yarrow:
Design breakout, start of the top module:
module breakout(
    input logic clk,
    input logic right,
    input logic left,
    input logic reset,
    output logic [2:0] red,
    output logic [2:0] green,
    output logic [2:0] blue,
    output logic hsync,
    output logic vsync
    );
Size in the first run: about 160 flip-flops, about 15 I/O pins, roughly 11,000 um^2 of cells after synthesis.
clock: 8.29 ns
lec_check: 0
abc_area: 1
cap_margin: 20
core_aspect_ratio: 0.5
core_margin: 7
core_utilization: 69
cts_cluster_diameter: 222
cts_cluster_size: 99
min_routing_layer: met1
place_density_lb_addon: 0.3
slew_margin: 20
tns_end_percent: 5
run.sh (not shown) runs the stock make flow with config.mk's settings and CLKGATE_MAP_FILE=.
Modified inputs, maple compared to yarrow
- a change of CORE_UTILIZATION from 69 to 17
- a change of TNS_END_PERCENT from 5 to 35
- a change of CTS_CLUSTER_DIAMETER from 222 to 251
- a change of CORE_MARGIN from 7 to 2
- a deleted CORE_ASPECT_RATIO that had been 0.5
==> comparison <==
In maple, met1 global-route usage is lower than in yarrow.
Against yarrow as the reference, maple delivers a higher total half-perimeter wirelength after legalization and detailed placement.
Setup WNS yarrow -> maple: better
maple reports a lower first-pass detailed-route iteration total than yarrow does.
What raven does differently from maple at the input level:
- SETUP_SLACK_MARGIN: unset -> 2.25
- TNS_END_PERCENT: 35 -> 5
- CORE_UTILIZATION: 17 -> 55
- CORE_MARGIN: 2 -> 7
- CTS_CLUSTER_DIAMETER: 251 -> 270
Results
Portion of total power attributed to the clock network, raven and maple, higher one = maple. When the final numbers for raven and maple were put side by side, the overall routing resource usage turned out to be greater in raven. From maple to raven the numbers moved as follows: internal power summed over all cells shrank by 1.3%; number of global-route vias before repair shows an increase of 1.6%. The synthesized cell count of raven and that of maple are within noise of each other. Per the comparison of raven with maple, met3 routed wirelength now sits higher, smallest setup slack after layout now larger, register share of total power picked up an extra 0.2 points. Looking at cell with the largest stage delay on the worst path, the clkdlybuf4s50_1 result is from maple; the nor2_2 one comes from raven.
--- input diff raven..pepper ---
- changing CORE_UTILIZATION from 55 to 69
- removing TNS_END_PERCENT (formerly 5)
- changing CORE_MARGIN from 7 to 2
- removing CTS_CLUSTER_DIAMETER (formerly 270)
- removing MIN_ROUTING_LAYER (formerly met1)
- removing SETUP_SLACK_MARGIN (formerly 2.25)
- removing CTS_CLUSTER_SIZE (formerly 99)
- removing PLACE_DENSITY_LB_ADDON (formerly 0.3)
- changing the clock period (ns, I/O delays scaled along) from 8.29 to 3.79
[summary]
- The flow for pepper finished, though final verification flagged setup timing.
- raven → pepper: number of gates on the worst path with buffers counted saw an increase; endpoint arrival time on the critical path saw a decrease; sequential cell count saw little to no change; sum of routed wire length over all layers saw an increase.
### pepper -> willow
- CTS_CLUSTER_DIAMETER now 397, previously not set
- SETUP_SLACK_MARGIN now 0.91, previously not set
- CORE_ASPECT_RATIO now 0.5, previously not set
- CTS_CLUSTER_SIZE now 97, previously not set
- CORE_UTILIZATION now 72, was 69
### Flow results
- [willow] sum of net half-perimeters after detailed placement rose 3.8% relative to pepper
- Tool error GRT-0232 stopped willow during global routing (5_1_grt); no final results.
- Changes observed in willow relative to pepper: number of setup buffers added after CTS higher, total of cells resized after clock tree synthesis higher, total instance count after detailed placement lower.
- Share of synthesized cell area in and, or, nand and nor gates delta (pepper -> willow): insignificant
- Placed standard-cell area is lower on pepper
- Diff pepper -> willow: die extent in x increased 37%, area of the die has decreased.
- As far as area after synthesis goes, willow and pepper are indistinguishable; the numbers are identical.
- Lower die height was reported by willow, not pepper.
- Delta(area of the core region, willow - pepper) < 0

---

breakout again, from the RTL that the note above started with.
make LEC_CHECK=0 ABC_AREA=1 CAP_MARGIN=20 CORE_MARGIN=2 CORE_UTILIZATION=72 CTS_CLUSTER_DIAMETER=91 CTS_CLUSTER_SIZE=72 PLACE_DENSITY_LB_ADDON=0.09 SETUP_SLACK_MARGIN=0.41 SLEW_MARGIN=20 finish   # period 1.37 ns
The first run stopped in clock tree synthesis, error DPL-0038.
Edit:
- CORE_UTILIZATION: 72 -> 65
- CTS_CLUSTER_DIAMETER: 91 -> not set
- CTS_CLUSTER_SIZE: 72 -> not set
- PLACE_DENSITY_LB_ADDON: 0.09 -> not set
- SETUP_SLACK_MARGIN: 0.41 -> not set
- clock period: 1.37 -> 4.68 ns (I/O delays scaled with it)
Effect:
- The changed run passed the timing, design-rule and antenna checks
- die size came out higher by roughly a tenth
- synthesized cell count does not change
- area after synthesis does not change
Edit:
- ABC_AREA: 1 -> not set
- CORE_UTILIZATION: 65 -> 40
- clock period: 4.68 -> 8.0 ns (I/O delays scaled with it)
Total power goes down by about 40%.
Global-route usage goes down by 15 points.
Register-to-register slack is better by 3.2 ns.
Synthesized area goes down by 10%.
Clock-buffer cell count stays the same.
Worst setup slack is better by 1.4 ns.
Routed wire length goes down by about 18%.
Critical path depth goes down by 5.

---

job 5023:
Starting RTL as in the previous note.
Settings: LEC_CHECK=0, CAP_MARGIN=20, CELL_PAD_IN_SITES_DETAIL_PLACEMENT=1, CORE_ASPECT_RATIO=0.84, CORE_MARGIN=2, CORE_UTILIZATION=37, CTS_CLUSTER_DIAMETER=119, PLACE_DENSITY_LB_ADDON=0.11, SETUP_SLACK_MARGIN=0.78, SLEW_MARGIN=20; clock period 5.77 ns.
Job 5023 went all the way through synthesis, placement and routing and the layout is clean on timing, DRC and antenna.
Edits applied to the flow inputs when going from job 5023 to job 1984:
- ABC_AREA newly set to 1
- CTS_CLUSTER_SIZE newly set to 10
- CELL_PAD_IN_SITES_DETAIL_PLACEMENT removed (was 1)
- PLACE_DENSITY_LB_ADDON removed (was 0.11)
- HOLD_SLACK_MARGIN newly set to 0.26
- CORE_ASPECT_RATIO removed (was 0.84)
- CORE_UTILIZATION changed from 37 to 72
- SETUP_SLACK_MARGIN removed (was 0.78)
- CTS_CLUSTER_DIAMETER removed (was 119)
- the clock period (ns, I/O delays scaled along) changed from 5.77 to 3.79
## What came out
Of job 5023 and job 1984, just one finished clean: job 5023. The multiplexer area fraction after synthesis of job 5023 and that of job 1984 are within noise of each other. Job 1984 vs job 5023, group drawing the most power: clock vs registers. Vertical die dimension (job 1984 vs. job 5023) decreases by more than 10%. Side by side, net switching power turned out higher in job 1984 than in job 5023. Cmp job 5023 and job 1984 / final layout net count / lower: job 5023. Taking job 5023 as the reference, in job 1984 tally of filler cells in the layout now smaller, post-synthesis chip area from yosys now larger, count of clock-net buffers in the final layout now smaller, number of standard cells after synthesis now larger. Run comparison: job 5023 timing endpoint of the critical path green[1]; job 1984 timing endpoint of the critical path blue[1].
What job 5235 does differently from job 1984 at the input level:
- ABC_AREA removed (was 1)
- HOLD_SLACK_MARGIN removed (was 0.26)
- CTS_CLUSTER_SIZE removed (was 10)
- CORE_UTILIZATION changed from 72 to 40
- the clock period (ns, I/O delays scaled along) changed from 3.79 to 6.49
## What came out
Status for job 5235 and job 1984: clean finish in job 5235 only
The flow for job 1984 finished, though final verification flagged negative setup slack.
Re logic area: job 1984 was higher than job 5235.
Run comparison: job 5235 library cell contributing the largest single delay on the critical path a2111oi_1; job 1984 library cell contributing the largest single delay on the critical path dfxtp_2
Looking at full die area, job 5235 sits about 60% above job 1984.
Job 5235 ended with less number of vias per cell after detailed routing than job 1984.
Job 1984 vs job 5235, timing startpoint of the critical path: game_inst.ballX[1]$_SDFFE_PP0P_ vs game_inst.paddlePosition[2]$_SDFFE_PP0P_
What job 4383 does differently from job 5235 at the input level:
- putting CTS_CLUSTER_DIAMETER at 375 where nothing was set
- putting CTS_CLUSTER_SIZE at 98 where nothing was set
- swapping 40 for 72 in CORE_UTILIZATION
- swapping 6.49 for 8.83 in the clock period (ns, I/O delays scaled along)
Notes after the runs:
Of the two values seen for startpoint of the most critical setup path, game_inst.paddlePosition[3]$_SDFFE_PP1P_ was produced by job 4383 and game_inst.paddlePosition[2]$_SDFFE_PP0P_ by job 5235.
Of the two values seen for worst setup path endpoint, blue[2] was produced by job 5235 and blue[1] by job 4383.
[job 4383] die size fell about 44% relative to job 5235
The sum of met3 wire segment lengths after detailed routing in job 5235 is 0.60 times that in job 4383.
The cell area number comes out higher for job 5235 vs job 4383.
Between job 4383 and job 5235, the fill cell instance count of the final layout is higher for job 5235.
Summary: with job 5235 as the reference, post-route non-filler standard cell count in job 4383 moved down by more than 10%.
The inputs of job 4161 differ from those of job 4383 as listed below.
- a change of CORE_UTILIZATION from 72 to 65
- a deleted CTS_CLUSTER_SIZE that had been 98
- an added ABC_AREA of 1
- a deleted CTS_CLUSTER_DIAMETER that had been 375
- a change of the clock period (ns, I/O delays scaled along) from 8.83 to 4.7
==> comparison <==
Sort job 4161 and job 4383 by logic area, ascending, and job 4383 comes first. Final area on job 4161 is up relative to job 4383. Summary of job 4161 over job 4383: power density over cell area rose 100 nW/um2; number of global-route vias before repair rose about 30%.
Edits applied to the flow inputs when going from job 4161 to job 9159:
- changing CORE_UTILIZATION from 65 to 71
- changing the clock period (ns, I/O delays scaled along) from 4.7 to 6.5
==> comparison <==
In summary, job 9159 completed successfully, with a layout that passed the timing, design-rule and antenna checks.
Cell area after placement: job 9159 and job 4161 compared, higher one is job 4161
In job 9159 the setup slack of the critical path after layout turned out 330 ps higher than in job 4161.
Re maximum VDD drop: job 9159 is about 27% down on job 4161.
Job 9159: wire length on met2 2.5% below job 4161
Min average vias per placed instance across job 9159 and job 4161: job 4161
The lower total power came out of job 9159.

---

Starting RTL as in the previous note.
Settings: LEC_CHECK=0, CAP_MARGIN=20, CORE_MARGIN=2, CORE_UTILIZATION=72, CTS_CLUSTER_DIAMETER=95, CTS_CLUSTER_SIZE=72, HOLD_SLACK_MARGIN=-0.09, MIN_ROUTING_LAYER=met1, PLACE_DENSITY_LB_ADDON=0.27, SLEW_MARGIN=20, TNS_END_PERCENT=35; clock period 4.44 ns.
The starting point produced a layout that fails on setup timing.
Change:
Settings changed: ABC_AREA from default to 1, CORE_UTILIZATION 72 to 71, CTS_CLUSTER_DIAMETER 95 to 70, CTS_CLUSTER_SIZE 72 to default, TNS_END_PERCENT 35 to 75.
Clock period 4.44 ns to 3.23 ns, I/O delays scaled along.
After rerunning: This time the run aborted during global routing. Synthesized cell count goes up by 44%. Area after synthesis goes up by 11%. Die area goes up by about 13%.
Change:
Settings changed: CTS_CLUSTER_DIAMETER 70 to 350, HOLD_SLACK_MARGIN -0.09 to default, PLACE_DENSITY_LB_ADDON 0.27 to 0.07, TNS_END_PERCENT 75 to 35.
Clock period 3.23 ns to 3.9 ns, I/O delays scaled along.
What happened: With this change the flow finished but failed the layout checks on setup timing; area after synthesis does not change; synthesized cell count does not change; die size does not change.
Change:
Settings changed: CORE_UTILIZATION 71 to 61, CTS_CLUSTER_DIAMETER 350 to 70.
Clock period 3.9 ns to 4.8 ns, I/O delays scaled along.
After rerunning: Now the flow completed with no timing, DRC or antenna violations. Total power fell by 18%. Worst setup slack improves by 0.52 ns. Critical path depth goes up by 1. Clock power is lower by 12%. Flip-flop count does not change.

---

Setup of run A:
breakout again, from the RTL that the note above started with.
make LEC_CHECK=0 CAP_MARGIN=10 CORE_ASPECT_RATIO=0.66 CORE_MARGIN=5 CORE_UTILIZATION=31 GPL_TIMING_DRIVEN=0 HOLD_SLACK_MARGIN=0.3 SETUP_SLACK_MARGIN=2.81 SLEW_MARGIN=15 finish   # period 11.5 ns
Both conditions hold for run A: the flow ran to the end and the final layout passed the timing, design-rule and antenna checks.
#### Input delta (run B over run A)
Settings: GPL_TIMING_DRIVEN removed (was 0); SETUP_SLACK_MARGIN removed (was 2.81); SLEW_MARGIN changed from 15 to 20; CORE_MARGIN changed from 5 to 2; HOLD_SLACK_MARGIN removed (was 0.3); CORE_UTILIZATION changed from 31 to 67; ABC_AREA newly set to 1; CORE_ASPECT_RATIO removed (was 0.66); CAP_MARGIN changed from 10 to 20; the clock period (ns, I/O delays scaled along) changed from 11.5 to 5.17.
--- outcome ---
- Run B ends up with a multi-input combinational gate total that is 389 higher than in run A.
- Diff run A -> run B: power consumption up 120%, wire length rose 1200 um, required time reported for the critical path endpoint has decreased, final instance area up 710 um2.
- Worst voltage drop across the vdd grid up 0.15 mV in run B wrt run A
- The synthesized area in run B sits about 11% above the value recorded for run A.
- In run B the final period utilization turned out 28 points higher than in run A.
Relative to run B, the following input files were edited for run C:
Settings: changing CORE_UTILIZATION from 67 to 40; setting MAX_ROUTING_LAYER to met4 for the first time; setting CTS_CLUSTER_DIAMETER to 291 for the first time; changing the clock period (ns, I/O delays scaled along) from 5.17 to 8.0.
### Flow results
When run C is set beside run B, its via count turns out to be about 4% smaller. From run B to run C the numbers moved as follows: non-clock buffer count shrank by 35%; final weighted congestion in routability-driven placement went down by about 5%; utilization decreased 29 points; data required time at the worst endpoint now sits higher; total design power went down. Final setup violation count: run C vs run B identical.
The inputs of run D differ from those of run C as listed below.
Settings: MAX_ROUTING_LAYER: met4 -> unset; CTS_CLUSTER_SIZE: unset -> 100; CORE_UTILIZATION: 40 -> 59; SETUP_SLACK_MARGIN: unset -> 1.94; CTS_CLUSTER_DIAMETER: 291 -> 188; TNS_END_PERCENT: unset -> 10.
Results
Run D vs run C: total global routing track utilization up in run D. Where first-iteration DRC count is concerned, run C is better than run D. On run D: total via count after detailed routing is 132 higher than what run C gave. Design internal power (run D over run C): decrease, 1.3%. Clock tree buffer count of the final layout, run D and run C: smaller value in run C. Looking only at final design instance area without fill, and setting everything else aside, the higher value of run D and run C goes to run C. Cmp run D vs run C: setup slack higher in run D.
The inputs of run E differ from those of run D as listed below.
Settings: changing CTS_CLUSTER_SIZE from 100 to 98; changing CORE_MARGIN from 2 to 7; removing SETUP_SLACK_MARGIN (formerly 1.94); changing CORE_UTILIZATION from 59 to 47; setting CELL_PAD_IN_SITES_DETAIL_PLACEMENT to 1 for the first time; setting HOLD_SLACK_MARGIN to 0.29 for the first time; setting PLACE_DENSITY to 0.4 for the first time; changing CTS_CLUSTER_DIAMETER from 188 to 248.
Results
- Cmp run E and run D / routed length on met1 / higher: run E
- Compared with run D, in run E multi-input gate share of total cell area decreased by 0.66 points relative to the old numbers, core utilization decreased by 12 points relative to the old numbers.
- The half-perimeter wire length of the detailed placement result of run E exceeds that of run D by 17%.
Changes in run F relative to run E:
Settings: CORE_MARGIN now 2, was 7; TNS_END_PERCENT no longer set, was 10; CTS_CLUSTER_SIZE no longer set, was 98; PLACE_DENSITY no longer set, was 0.4; HOLD_SLACK_MARGIN no longer set, was 0.29; ABC_AREA no longer set, was 1; CTS_CLUSTER_DIAMETER no longer set, was 248; CELL_PAD_IN_SITES_DETAIL_PLACEMENT no longer set, was 1; the clock period (ns, I/O delays scaled along) now 6.49, was 8.0.
Notes after the runs:
Higher final critical-path share of the clock period was reported by run F, not run E.
In run F the mean number of vias per cell turned out 2.3% higher than in run E.
Delta (run F minus run E): number of antenna violations at the first check in global routing rose by 1; area of the die now sits lower; maximum net fanout on the critical path fell by 8.
Re clock tree cell share of total cell area: run F is 0.86 points up on run E.
Looking at slowest cell on the critical path, the sky130_fd_sc_hd__a2111oi_0 result is from run F; the sky130_fd_sc_hd__clkdlybuf4s50_1 one comes from run E.

---

breakout again, from the RTL that the note above started with.
export LEC_CHECK = 0
export ABC_AREA = 1
export CAP_MARGIN = 0
export CORE_MARGIN = 2
export CORE_UTILIZATION = 72
export CTS_CLUSTER_DIAMETER = 350
export GPL_ROUTABILITY_DRIVEN = 0
export MIN_ROUTING_LAYER = met1
export PLACE_DENSITY_LB_ADDON = 0.07
export SETUP_SLACK_MARGIN = -0.26
export SLEW_MARGIN = 20
export TNS_END_PERCENT = 100
create_clock -name core_clock -period 3.6 [get_ports {clk}]
The first run finished but fails on setup timing.
Rerun with:
GPL_ROUTABILITY_DRIVEN = default   (was 0)
SETUP_SLACK_MARGIN = default   (was -0.26)
clock period = 3.9 ns   (was 3.6 ns; I/O delays follow)
Result:
- The changed run completed and failed the layout checks on setup timing
- clock skew barely changes
- register-to-register slack improves by 280 ps
- worst setup slack improves by 330 ps
- worst hold slack is about the same
- utilization shrinks by 0.71 points
- via count shrinks by 2.4%
- synthesized cell count does not change
- clock power shrinks by about 8%
Rerun with:
CAP_MARGIN = 20   (was 0)
CORE_UTILIZATION = 71   (was 72)
CTS_CLUSTER_DIAMETER = 344   (was 350)
TNS_END_PERCENT = 35   (was 100)
clock period = 3.86 ns   (was 3.9 ns; I/O delays follow)
Result: The new run finished but failed the layout checks on setup timing; die size came out higher by 1.4%; design area came out higher by 0.68%; global-route usage came out higher by 4.1 points; power came out higher by 2.6%; setup slack loses 140 ps; first-iteration DRC count came out higher by 16%; routed wire length came out higher by 8.8%; count of clock-buffer cells in the layout came out higher by 1; synthesized area stays the same.
Power is estimated from default activity; no workload was simulated.
